build 79:
## topmodule
module topmodule (
    input clk,
    input en,reset,
    output [31:0] imem_addr,
    input  [31:0] imem_rdata,
    output [31:0] dmem_addr,
    output [31:0] dmem_wdata,
    output dmem_we,
    input  [31:0] dmem_rdata,
    output halted
);
    wire pcre,pcwe,npcre,npcwe,regbwe,regbre1,regbre2,sgen,alumux1sel,alumux2sel,aluoutre,aluoutwe,Are,Awe,Bre,Bwe,dmemwe,lmdre,lmdwe,reginmuxsel,irwe,swap,select;
    wire [1:0] immmuxsel,incdec;
    wire [3:0] alusel;
    wire [2:0] cond;
    wire [31:0] ir;
    controlunit cu(clk,en,reset,ir,pcre,pcwe,npcre,npcwe,regbwe,regbre1,regbre2,sgen,alumux1sel,alumux2sel,aluoutre,aluoutwe,Are,Awe,Bre,Bwe,dmemwe,lmdre,lmdwe,reginmuxsel,irwe,immmuxsel,alusel,cond,incdec,swap,select,halted);
    datapath dp(clk,reset,pcre,pcwe,npcre,npcwe,regbwe,regbre1,regbre2,sgen,alumux1sel,alumux2sel,aluoutre,aluoutwe,Are,Awe,Bre,Bwe,dmemwe,lmdre,lmdwe,reginmuxsel,irwe,immmuxsel,cond,alusel,ir,incdec,swap,select,
                imem_addr,imem_rdata,dmem_addr,dmem_wdata,dmem_we,dmem_rdata);
endmodule
For scale: about 6000 cells after synthesis, about 790 flip-flops, roughly 170 I/O pins, roughly 49000 um^2 of cells after synthesis.
clock: 2.59 ns
lec_check: 0
abc_area: 1
cap_margin: 20
core_aspect_ratio: 0.5
core_margin: 2
core_utilization: 72
cts_cluster_diameter: 376
cts_cluster_size: 94
place_density: 0.4
slew_margin: 20
run.sh (not shown) runs the stock make flow with config.mk's settings and CLKGATE_MAP_FILE=.
Status(build 79) = ERROR, stage = global routing
diff inputs: build 79 => build 7
- PLACE_DENSITY: 0.4 -> 0.6
- ABC_AREA: 1 -> unset
- CTS_CLUSTER_SIZE: 94 -> unset
- CORE_ASPECT_RATIO: 0.5 -> unset
- CTS_CLUSTER_DIAMETER: 376 -> unset
- CORE_UTILIZATION: 72 -> 57
- the clock period (ns, I/O delays scaled along): 2.59 -> 5.43
Build 79 and build 7: one clean run, build 7; the rest did not finish clean. XOR/XNOR share of the synthesized area, build 79 and build 7: smaller value in build 79. In build 7, the floorplan die height came out 100 um above the value in build 79. Changes observed in build 7 relative to build 79: floorplan die area now sits higher, global placement routability congestion -0.28. Higher count of different cell masters after synthesis was reported by build 7, not build 79. On boundary pin count, build 79 and build 7 are neck and neck. Compare build 79 and build 7 | instance tally after logic synthesis higher: build 79. Summary of build 7 over build 79: yosys-reported design area after synthesis shrank by about 2.6%; total half-perimeter wirelength after legalization and detailed placement shrank by 25 mm; floorplan row count grew by 38.
[inputs] build 84 vs build 7
- MAX_ROUTING_LAYER newly set to met4
- CTS_CLUSTER_SIZE newly set to 43
- CORE_UTILIZATION changed from 57 to 68
- CAP_MARGIN changed from 20 to 5
- the clock period (ns, I/O delays scaled along) changed from 5.43 to 4.5
## What came out
Build 84 had finished all stages when the layout checks came back failing, citing negative setup slack.
In build 84, met2 track demand over resource in global routing is higher than in build 7.
Relative to build 7, the number of vias in the routed layout measured on build 84 has increased by a little under 10%.
The run showing the greater met1 usage in global routing is build 84.
Going from build 7 to build 84, detail-routed via count per cell went up, final area now sits higher.
Comparing build 84 and build 7, height of the die is lower on build 84.
Going from build 7 to build 84, wire length of the first global-routing pass has increased; total of cells resized after clock tree synthesis has increased; filler cell count has decreased; final period demand of the worst path has decreased.

* * *

== v47 ==
Starting RTL as in the previous note.
make LEC_CHECK=0 ABC_AREA=1 CAP_MARGIN=20 CORE_ASPECT_RATIO=0.5 CORE_MARGIN=2 CORE_UTILIZATION=72 CTS_CLUSTER_DIAMETER=376 CTS_CLUSTER_SIZE=92 PLACE_DENSITY=0.37 SLEW_MARGIN=20 finish   # period 2.59 ns
v47 did not make it past global routing (5_1_grt), where a tool error ended it.
The inputs of v30 differ from those of v47 as listed below.
Settings: ABC_AREA no longer set, was 1; CTS_CLUSTER_DIAMETER no longer set, was 376; CORE_UTILIZATION now 57, was 72; CORE_ASPECT_RATIO no longer set, was 0.5; CTS_CLUSTER_SIZE now 57, was 92; PLACE_DENSITY now 0.6, was 0.37; the clock period (ns, I/O delays scaled along) now 3.07, was 2.59.
==> results <==
The flow completed for v30, but it is not clean: the layout still shows negative setup slack. Relative to v47, the yosys synthesis chip area of v30 is lower by about 2.6%. Compared v30 vs v47, and post-synthesis instance area is down in v30. Re placeable core region: v47 was lower than v30. For die size, dividing the value from v47 by the value from v30 gives 0.817. v47 → v30: number of cell instances after yosys synthesis shows a reduction of 1,230, gate count of the mapped netlist shrank by about 20%.
## Diff of input files: v4 against v30
Settings: CORE_UTILIZATION now 61, was 57; CTS_CLUSTER_SIZE now 43, was 57; MAX_ROUTING_LAYER now met4, previously not set; the clock period (ns, I/O delays scaled along) now 3.09, was 3.07.
==> comparison <==
[flow] v30 | stages: complete | final checks: fail | reason: negative setup slack
v4 ran in full, but the layout does not pass; the checks complain about negative setup slack.
Changes observed in v4 relative to v30: layout overhead on the synthesized area +4.0 points; half-perimeter wire length after detailed placement did not really move; power share of the combinational group +3.3 points; instance count on the critical path decreased by 2 relative to the old numbers.

* * *

Starting RTL as in the previous note.
clock: 4.54 ns
lec_check: 0
cap_margin: 20
core_margin: 2
core_utilization: 72
place_density: 0.66
slew_margin: 20
The baseline did not get past 5_1_grt.
Then changed:
CORE_UTILIZATION = 68   (was 72)
CTS_CLUSTER_SIZE = 32   (was not set)
HOLD_SLACK_MARGIN = -0.09   (was not set)
PLACE_DENSITY = not set   (was 0.66)
TNS_END_PERCENT = 5   (was not set)
clock period = 4.72 ns   (was 4.54 ns; I/O delays follow)
What happened: The new run finished but fails on negative setup slack; die area is higher by 5.8%; synthesized area stays the same; synthesized cell count stays the same.

* * *

build 51:
topmodule again, from the RTL that the note above started with.
Settings: LEC_CHECK=0, CAP_MARGIN=20, CELL_PAD_IN_SITES_DETAIL_PLACEMENT=0, CELL_PAD_IN_SITES_GLOBAL_PLACEMENT=0, CORE_MARGIN=10, CORE_UTILIZATION=59, GPL_TIMING_DRIVEN=1, MIN_ROUTING_LAYER=met2, PLACE_DENSITY=0.91, SETUP_SLACK_MARGIN=0.85, SLEW_MARGIN=30; clock period 4.47 ns.
The flow ended early for build 51: it failed with a tool error in global routing (5_1_grt).
The following lists how build 5 was set up differently from build 51:
Settings: SLEW_MARGIN: 30 -> 20; CELL_PAD_IN_SITES_GLOBAL_PLACEMENT: 0 -> unset; CORE_UTILIZATION: 59 -> 70; MIN_ROUTING_LAYER: met2 -> unset; CORE_MARGIN: 10 -> 2; PLACE_DENSITY_LB_ADDON: unset -> 0.0; CELL_PAD_IN_SITES_DETAIL_PLACEMENT: 0 -> unset; PLACE_DENSITY: 0.91 -> unset; CTS_CLUSTER_SIZE: unset -> 43; GPL_TIMING_DRIVEN: 1 -> unset; SETUP_SLACK_MARGIN: 0.85 -> 0.31; the clock period (ns, I/O delays scaled along): 4.47 -> 1.06.
==> results <==
Build 5 never completed, since it errored out during clock tree synthesis (4_1_cts). Comparing build 51 against build 5, there is no change at all in top-level I/O count. | post-synthesis simple-gate area fraction | build 51 vs build 5 | ≈ equal |. Number of port buffers came out exactly the same in build 51 and build 5. Compared build 5 vs build 51, and vertical die size is down in build 5. Build 5 against build 51: area of the core down about 15%; final estimated routing congestion in global placement up 4.4%; estimated wirelength of the detail-placed design up 15%; die size down about 24%; horizontal die dimension down about 13%. Build 5 has number of placed instances, taps included above what build 51 had.
#### Input delta (build 12 over build 5)
Settings: clearing PLACE_DENSITY_LB_ADDON, which used to be 0.0; putting ABC_AREA at 1 where nothing was set; putting CTS_CLUSTER_DIAMETER at 363 where nothing was set; swapping 20 for 40 in SLEW_MARGIN; putting HOLD_SLACK_MARGIN at 0.29 where nothing was set; putting PLACE_DENSITY at 0.35 where nothing was set; swapping 70 for 72 in CORE_UTILIZATION.
Findings:
- Relative to build 5, the synthesized cell count of build 12 is higher by 1230.
- Build 12 gives more number of cells in the design after placement than build 5 did.
- Build 12 did not make it past clock tree synthesis (4_1_cts), where a tool error ended it.
- When the final numbers for build 12 and build 5 were put side by side, the cell count listed in synth_stat.txt turned out to be greater in build 12.
Inputs modified between build 12 and build 39:
Settings: removing PLACE_DENSITY (formerly 0.35); changing CORE_UTILIZATION from 72 to 58; removing ABC_AREA (formerly 1); removing CTS_CLUSTER_SIZE (formerly 43); removing HOLD_SLACK_MARGIN (formerly 0.29); changing SLEW_MARGIN from 40 to 20; removing SETUP_SLACK_MARGIN (formerly 0.31); removing CTS_CLUSTER_DIAMETER (formerly 363); changing the clock period (ns, I/O delays scaled along) from 1.06 to 2.94.
Findings:
In build 39 the implementation completed, yet the final layout does not meet the checks, the culprit being setup timing.
NOTE: net count entering floorplan in build 39 falls short of that of build 12
Vertical extent of the die ended up 9.8% higher on build 39 than on build 12.
Summary: total standard cell area after synthesis, build 39 better than build 12
#### Input delta (build 53 over build 39)
Settings: an added PLACE_DENSITY_LB_ADDON of 0.0; a change of CORE_UTILIZATION from 58 to 70; an added CTS_CLUSTER_SIZE of 43; a change of the clock period (ns, I/O delays scaled along) from 2.94 to 1.67.
Findings:
Build 53: DPL-0033 in clock tree synthesis (4_1_cts) -> run aborted. From build 39 to build 53 the numbers moved as follows: pre-placement core utilization went up by 12 points; number of I/O pins level; synthesized area per cell has remained practically unchanged; adder-cell share of the synthesized area stayed essentially flat; post-detailed-placement cell area shows an increase of 4.6%. Build 53 vs. build 39: width of the die decreased by 26 um relative to the old numbers, floorplan core area went down by 17%, die area shows a reduction of 17%.
Modified inputs, build 96 compared to build 53
Settings: putting HOLD_SLACK_MARGIN at -0.09 where nothing was set; clearing PLACE_DENSITY_LB_ADDON, which used to be 0.0; putting TNS_END_PERCENT at 5 where nothing was set; swapping 43 for 50 in CTS_CLUSTER_SIZE; swapping 70 for 68 in CORE_UTILIZATION; swapping 1.67 for 4.72 in the clock period (ns, I/O delays scaled along).
Notes after the runs:
Build 96 completed end to end; final checks failed (setup timing).
From build 96 to build 53, simple-gate area share of the yosys netlist did not move at all.
Area of the core for build 96 is higher than for build 53.
From build 53 to build 96 the numbers moved as follows: area fraction in xor and xnor cells barely changed; cell area after technology mapping neither gained nor lost much; standard-cell row count grew by 1.1%; number of unique standard cell types used by synthesis shows no meaningful change; chip area increased by 2.9% relative to the old numbers.
Side by side, floorplan die height turned out higher in build 96 than in build 53.
Post-placement cell area, build 96 and build 53: larger value in build 53
Post-DP HPWL, build 96 and build 53, higher one = build 53.
Power and IR drop assume default switching activity.
